exp/willow:
Design CONV, start of the top module:
module  CONV(
	input	wire				clk,
	input	wire				reset,
	output reg 				busy,	
	input	wire				ready,	
	output reg [11:0]	iaddr,
	input	wire [19:0] idata, 		 
	output reg	 			cwr,
	output reg [11:0]	caddr_wr,
	output reg [19:0]	cdata_wr,  
	output reg	 			crd,
	output reg [11:0]	caddr_rd, 
	input	wire [19:0]	cdata_rd,  
	output reg [2:0] 	csel	 
);
Size in the first run: about 2300 cells after synthesis, ~0.020 sq mm of cells after synthesis.
==> flow/config.mk <==
export PLATFORM = sky130hd
export DESIGN_NAME = CONV
export DESIGN_NICKNAME = CONV
export VERILOG_FILES = /design/flow/design.v
export SDC_FILE = /design/flow/constraint.sdc
export NUM_CORES = 4
export LEC_CHECK = 0
export CAP_MARGIN = 20
export CORE_MARGIN = 2
export CORE_UTILIZATION = 69
export CTS_CLUSTER_SIZE = 35
export SLEW_MARGIN = 20
==> flow/constraint.sdc <==
create_clock -name core_clock -period 3.23 [get_ports {clk}]
set_input_delay 0.6460 -clock core_clock [delete_from_list [all_inputs] [get_ports {clk}]]
set_output_delay 0.6460 -clock core_clock [all_outputs]
set_load 0.01 [all_outputs]
run.sh (not shown) runs the stock make flow with config.mk's settings and CLKGATE_MAP_FILE=.
Final checks on exp/willow, whose flow otherwise completed, came back failing, citing negative setup slack.
#### Input delta (exp/raven over exp/willow)
Settings: CORE_UTILIZATION: 69 -> 68; CTS_CLUSTER_SIZE: 35 -> 38; MAX_ROUTING_LAYER: unset -> met4; the clock period (ns, I/O delays scaled along): 3.23 -> 4.72.
## What came out
Looking at total design power, exp/raven sits below exp/willow.
From exp/willow to exp/raven, synthesized cell count did not move at all.
exp/raven ended up with a lower relative area change from synthesis to final layout than exp/willow did.
exp/willow -> exp/raven: layout sequential cell count delta 0, exact match
Per the final summary, exp/raven finished and its layout is clean on timing, DRC and antenna.
## Diff of input files: exp/maple against exp/raven
Settings: CTS_CLUSTER_SIZE: 38 -> 35; MAX_ROUTING_LAYER: met4 -> unset; CORE_UTILIZATION: 68 -> 69; TNS_END_PERCENT: unset -> 5; SETUP_SLACK_MARGIN: unset -> 0.96; the clock period (ns, I/O delays scaled along): 4.72 -> 3.23.
Findings:
Of exp/raven and exp/maple, just one finished clean: exp/raven. exp/maple completed end to end; final checks failed (negative setup slack). exp/maple vs. exp/raven: netlist area before placement did not really move; clock network power share lost 4.7 points. As far as proportion of synthesized area in mux cells goes, exp/raven and exp/maple are indistinguishable; the numbers are identical. Relative to exp/raven, multi-input gate area in the final layout has gone up in exp/maple. Delta (exp/maple minus exp/raven): total clock network power higher; die size lost about 1.4%; clock tree skew after final layout went down 0.0035 ns; cell area increased 17%.
> inputs changed (exp/maple -> exp/juniper)
Settings: CTS_CLUSTER_DIAMETER: unset -> 29; TNS_END_PERCENT: 5 -> unset; MAX_ROUTING_LAYER: unset -> met4; CTS_CLUSTER_SIZE: 35 -> unset; SETUP_SLACK_MARGIN: 0.96 -> 0.33; CORE_UTILIZATION: 69 -> 72; the clock period (ns, I/O delays scaled along): 3.23 -> 3.33.
Results
No final results exist for exp/juniper, since it was stopped by error GRT-0116 during 5_1_grt.
From exp/maple to exp/juniper, area of the synthesized netlist per yosys stat did not move at all.
TritonCTS buffer count up 110% in exp/juniper wrt exp/maple
exp/juniper against exp/maple: instance count after placement with tap cells included lost 61, die size lost 0.0012 sq mm, starting density of the core picked up an extra 3.9 points, site row count lost about 3.2%.

== JK ==
CONV again, from the RTL that the note above started with.
==> flow/config.mk <==
export PLATFORM = sky130hd
export DESIGN_NAME = CONV
export DESIGN_NICKNAME = CONV
export VERILOG_FILES = /design/flow/design.v
export SDC_FILE = /design/flow/constraint.sdc
export NUM_CORES = 4
export LEC_CHECK = 0
export CAP_MARGIN = 20
export CORE_MARGIN = 2
export CORE_UTILIZATION = 72
export CTS_CLUSTER_DIAMETER = 230
export PLACE_DENSITY = 0.65
export SETUP_SLACK_MARGIN = -0.65
export SLEW_MARGIN = 20
==> flow/constraint.sdc <==
create_clock -name core_clock -period 8.35 [get_ports {clk}]
set_input_delay 1.6700 -clock core_clock [delete_from_list [all_inputs] [get_ports {clk}]]
set_output_delay 1.6700 -clock core_clock [all_outputs]
set_load 0.01 [all_outputs]
diff inputs: JK => MS
Settings: CORE_UTILIZATION changed from 72 to 11; SETUP_SLACK_MARGIN removed (was -0.65); CTS_CLUSTER_DIAMETER removed (was 230); PLACE_DENSITY removed (was 0.65); the clock period (ns, I/O delays scaled along) changed from 8.35 to 13.8.
Findings:
MS vs JK, final standard cell area without fillers went up by 11%.
Delta (MS minus JK): number of diodes has increased, wire length of the first global-routing pass increased 11%, clock transition at the registers of the reported paths flat, endpoint required time on the critical path grew by 5.53 ns, quantity of hold-fixing buffers added after cts held.
Against JK, MS comes in 12000 µm higher on placed wire-length estimate after detailed placement.
Cell count: MS higher than JK
Re initial antenna violation count: MS and JK aren't equal, and the lower value belongs to JK.
Input-level comparison between AL and MS:
Settings: swapping 11 for 40 in CORE_UTILIZATION; swapping 13.8 for 5.77 in the clock period (ns, I/O delays scaled along).
==> results <==
- Comparing MS and AL, the higher post-placement cell area was measured on MS.
- Changes observed in AL relative to MS: met1 track demand over resource rose by 21 points, part of the power in the clock network rose by 2.0 points, clock group total power rose by about 160%.

## job 1007
Starting RTL as in the previous note.
Settings: LEC_CHECK=0, CAP_MARGIN=15, CELL_PAD_IN_SITES_GLOBAL_PLACEMENT=0, CORE_ASPECT_RATIO=1.13, CORE_MARGIN=2, CORE_UTILIZATION=72, CTS_CLUSTER_SIZE=24, GPL_TIMING_DRIVEN=1, HOLD_SLACK_MARGIN=-0.06, MAX_ROUTING_LAYER=met4, SETUP_SLACK_MARGIN=-0.17, SLEW_MARGIN=35, TNS_END_PERCENT=30; clock period 1.76 ns.
Job 1007 failed in 4_1_cts with DPL-0038.
> inputs changed (job 1007 -> job 7390)
==> flow/config.mk <==
export PLATFORM = sky130hd
export DESIGN_NAME = CONV
export DESIGN_NICKNAME = CONV
export VERILOG_FILES = /design/flow/design.v
export SDC_FILE = /design/flow/constraint.sdc
export NUM_CORES = 4
export LEC_CHECK = 0
export CAP_MARGIN = 20
export CELL_PAD_IN_SITES_GLOBAL_PLACEMENT = 0
export CORE_ASPECT_RATIO = 1.13
export CORE_MARGIN = 2
export CORE_UTILIZATION = 71
export CTS_CLUSTER_DIAMETER = 54
export CTS_CLUSTER_SIZE = 38
export GPL_TIMING_DRIVEN = 1
export MAX_ROUTING_LAYER = met4
export PLACE_DENSITY = 0.65
export SETUP_SLACK_MARGIN = 0.56
export SLEW_MARGIN = 10
export TNS_END_PERCENT = 30
==> flow/constraint.sdc <==
create_clock -name core_clock -period 3.21 [get_ports {clk}]
set_input_delay 0.6420 -clock core_clock [delete_from_list [all_inputs] [get_ports {clk}]]
set_output_delay 0.6420 -clock core_clock [all_outputs]
set_load 0.01 [all_outputs]
--- outcome ---
- Diff job 1007 -> job 7390: detailed placer's ending HPWL fell 25%; area of the placeable core moved up; share of synthesized registers carrying an async set or reset has remained practically unchanged.
- The initial core utilization in job 7390 was lower than what job 1007 gave.
- Of job 7390 and job 1007, not a single run came through the flow clean.
- Job 7390 terminated abnormally: 5_1_grt reported ODB-0269.
- Status(job 1007) = ERROR, stage = 4_1_cts
- Diff job 1007 -> job 7390: post-placement setup slack up 1.03 ns; number of port buffers flat.
diff inputs: job 7390 => job 7771
==> flow/config.mk <==
export PLATFORM = sky130hd
export DESIGN_NAME = CONV
export DESIGN_NICKNAME = CONV
export VERILOG_FILES = /design/flow/design.v
export SDC_FILE = /design/flow/constraint.sdc
export NUM_CORES = 4
export LEC_CHECK = 0
export CAP_MARGIN = 20
export CORE_MARGIN = 2
export CORE_UTILIZATION = 72
export SETUP_SLACK_MARGIN = -0.65
export SLEW_MARGIN = 20
==> flow/constraint.sdc <==
create_clock -name core_clock -period 8.35 [get_ports {clk}]
set_input_delay 1.6700 -clock core_clock [delete_from_list [all_inputs] [get_ports {clk}]]
set_output_delay 1.6700 -clock core_clock [all_outputs]
set_load 0.01 [all_outputs]
[summary]
Job 7771 went all the way through the flow, and no timing, DRC or antenna check failed. Job 7771 against job 7390: number of enable flip-flop cells flat; vertical extent of the die dropped 12 um. Floorplan core density: job 7390 and job 7771 compared, lower one is job 7390. Re post-DP HPWL: job 7390 and job 7771 aren't equal, and the higher value belongs to job 7390. In job 7771, count of instances resized after the clock tree is built is lower than in job 7390. Job 7390 → job 7771: cts-stage hold buffer count neither gained nor lost much; buffers inserted during post-CTS setup optimization lost 42; die size lost about 1.4%.
[inputs] job 9391 vs job 7771
-- flow/config.mk --
<<< job 7771, line 7
export LEC_CHECK = 0
export CAP_MARGIN = 20
export CORE_MARGIN = 2
export CORE_UTILIZATION = 72
export SETUP_SLACK_MARGIN = -0.65
export SLEW_MARGIN = 20
>>> job 9391, line 7
export LEC_CHECK = 0
export CAP_MARGIN = 20
export CELL_PAD_IN_SITES_GLOBAL_PLACEMENT = 0
export CORE_ASPECT_RATIO = 1.13
export CORE_MARGIN = 2
export CORE_UTILIZATION = 72
export CTS_CLUSTER_SIZE = 24
export GPL_TIMING_DRIVEN = 1
export MAX_ROUTING_LAYER = met4
export SETUP_SLACK_MARGIN = 0.27
export SLEW_MARGIN = 10
export TNS_END_PERCENT = 30
==> flow/constraint.sdc <==
create_clock -name core_clock -period 2.32 [get_ports {clk}]
set_input_delay 0.4640 -clock core_clock [delete_from_list [all_inputs] [get_ports {clk}]]
set_output_delay 0.4640 -clock core_clock [all_outputs]
set_load 0.01 [all_outputs]
[summary]
As far as synthesized chip area reported by yosys goes, job 9391 and job 7771 are indistinguishable; the numbers are identical.
Against job 7771, job 9391 reports a y dimension of the die that is higher.
Horizontal extent of the die delta for job 9391 relative to job 7771: 5.8% lower
As far as netlist area before placement goes, job 9391 and job 7771 are indistinguishable; the numbers are identical.
Job 9391 did not make it past 4_1_cts, where a tool error ended it.
Compared job 9391 against job 7771; die size within noise.
Any difference in synthesized area per cell between job 9391 and job 7771 is small enough to ignore.
NOTE cell count after placement job 7771->job 9391 increased by more than 10%
The final reports for job 9391 and job 7771 show standard-cell row count higher in the former.
[inputs] job 3249 vs job 9391
==> flow/config.mk <==
export PLATFORM = sky130hd
export DESIGN_NAME = CONV
export DESIGN_NICKNAME = CONV
export VERILOG_FILES = /design/flow/design.v
export SDC_FILE = /design/flow/constraint.sdc
export NUM_CORES = 4
export LEC_CHECK = 0
export CAP_MARGIN = 20
export CORE_MARGIN = 2
export CORE_UTILIZATION = 71
export PLACE_DENSITY = 0.36
export SLEW_MARGIN = 20
==> flow/constraint.sdc <==
create_clock -name core_clock -period 3.23 [get_ports {clk}]
set_input_delay 0.6460 -clock core_clock [delete_from_list [all_inputs] [get_ports {clk}]]
set_output_delay 0.6460 -clock core_clock [all_outputs]
set_load 0.01 [all_outputs]
## What came out
The area after synthesis was comparable across job 9391 and job 3249.
Going from job 9391 to job 3249, count of placed standard cells including taps shrank by a little under 10%.
The number of buffers inserted by port buffering was comparable across job 9391 and job 3249.
Job 9391 and job 3249: no clean run
Complete run, failing final checks: job 3249, reason setup timing.
Summary of job 3249 over job 9391: worst setup slack before clock tree synthesis moved up; initial core utilization moved down; area of the synthesized netlist per yosys stat level; cell row count moved down.
Job 9391 -> job 3249: synthesized cell count flat
Die area ends up lower on job 9391.
Taking job 9391 as the reference point, the placed standard-cell area of job 3249 falls by 9.6%.
Edits applied to the flow inputs when going from job 3249 to job 6293:
==> flow/config.mk <==
export PLATFORM = sky130hd
export DESIGN_NAME = CONV
export DESIGN_NICKNAME = CONV
export VERILOG_FILES = /design/flow/design.v
export SDC_FILE = /design/flow/constraint.sdc
export NUM_CORES = 4
export LEC_CHECK = 0
export ABC_AREA = 1
export CAP_MARGIN = 20
export CORE_MARGIN = 2
export CORE_UTILIZATION = 72
export CTS_CLUSTER_SIZE = 38
export HOLD_SLACK_MARGIN = -0.09
export MAX_ROUTING_LAYER = met4
export SETUP_SLACK_MARGIN = 0.29
export SLEW_MARGIN = 20
==> flow/constraint.sdc <==
create_clock -name core_clock -period 3.5 [get_ports {clk}]
set_input_delay 0.7000 -clock core_clock [delete_from_list [all_inputs] [get_ports {clk}]]
set_output_delay 0.7000 -clock core_clock [all_outputs]
set_load 0.01 [all_outputs]
Results
- Going from job 3249 to job 6293, combined buffer and inverter count along the critical path increased 1, part of the total power dissipated in combinational logic increased 1.0 points, met2 wire length increased 11%.
- Job 6293 ran to completion and came out clean on the timing, DRC and antenna checks.
- Note that the per-cell via count in the routed design recorded for job 6293 amounts to 0.929 times the value seen in job 3249.
- Higher multiplexer fraction of the synthesized cell area was reported by job 3249, not job 6293.
Power and IR drop assume default switching activity.
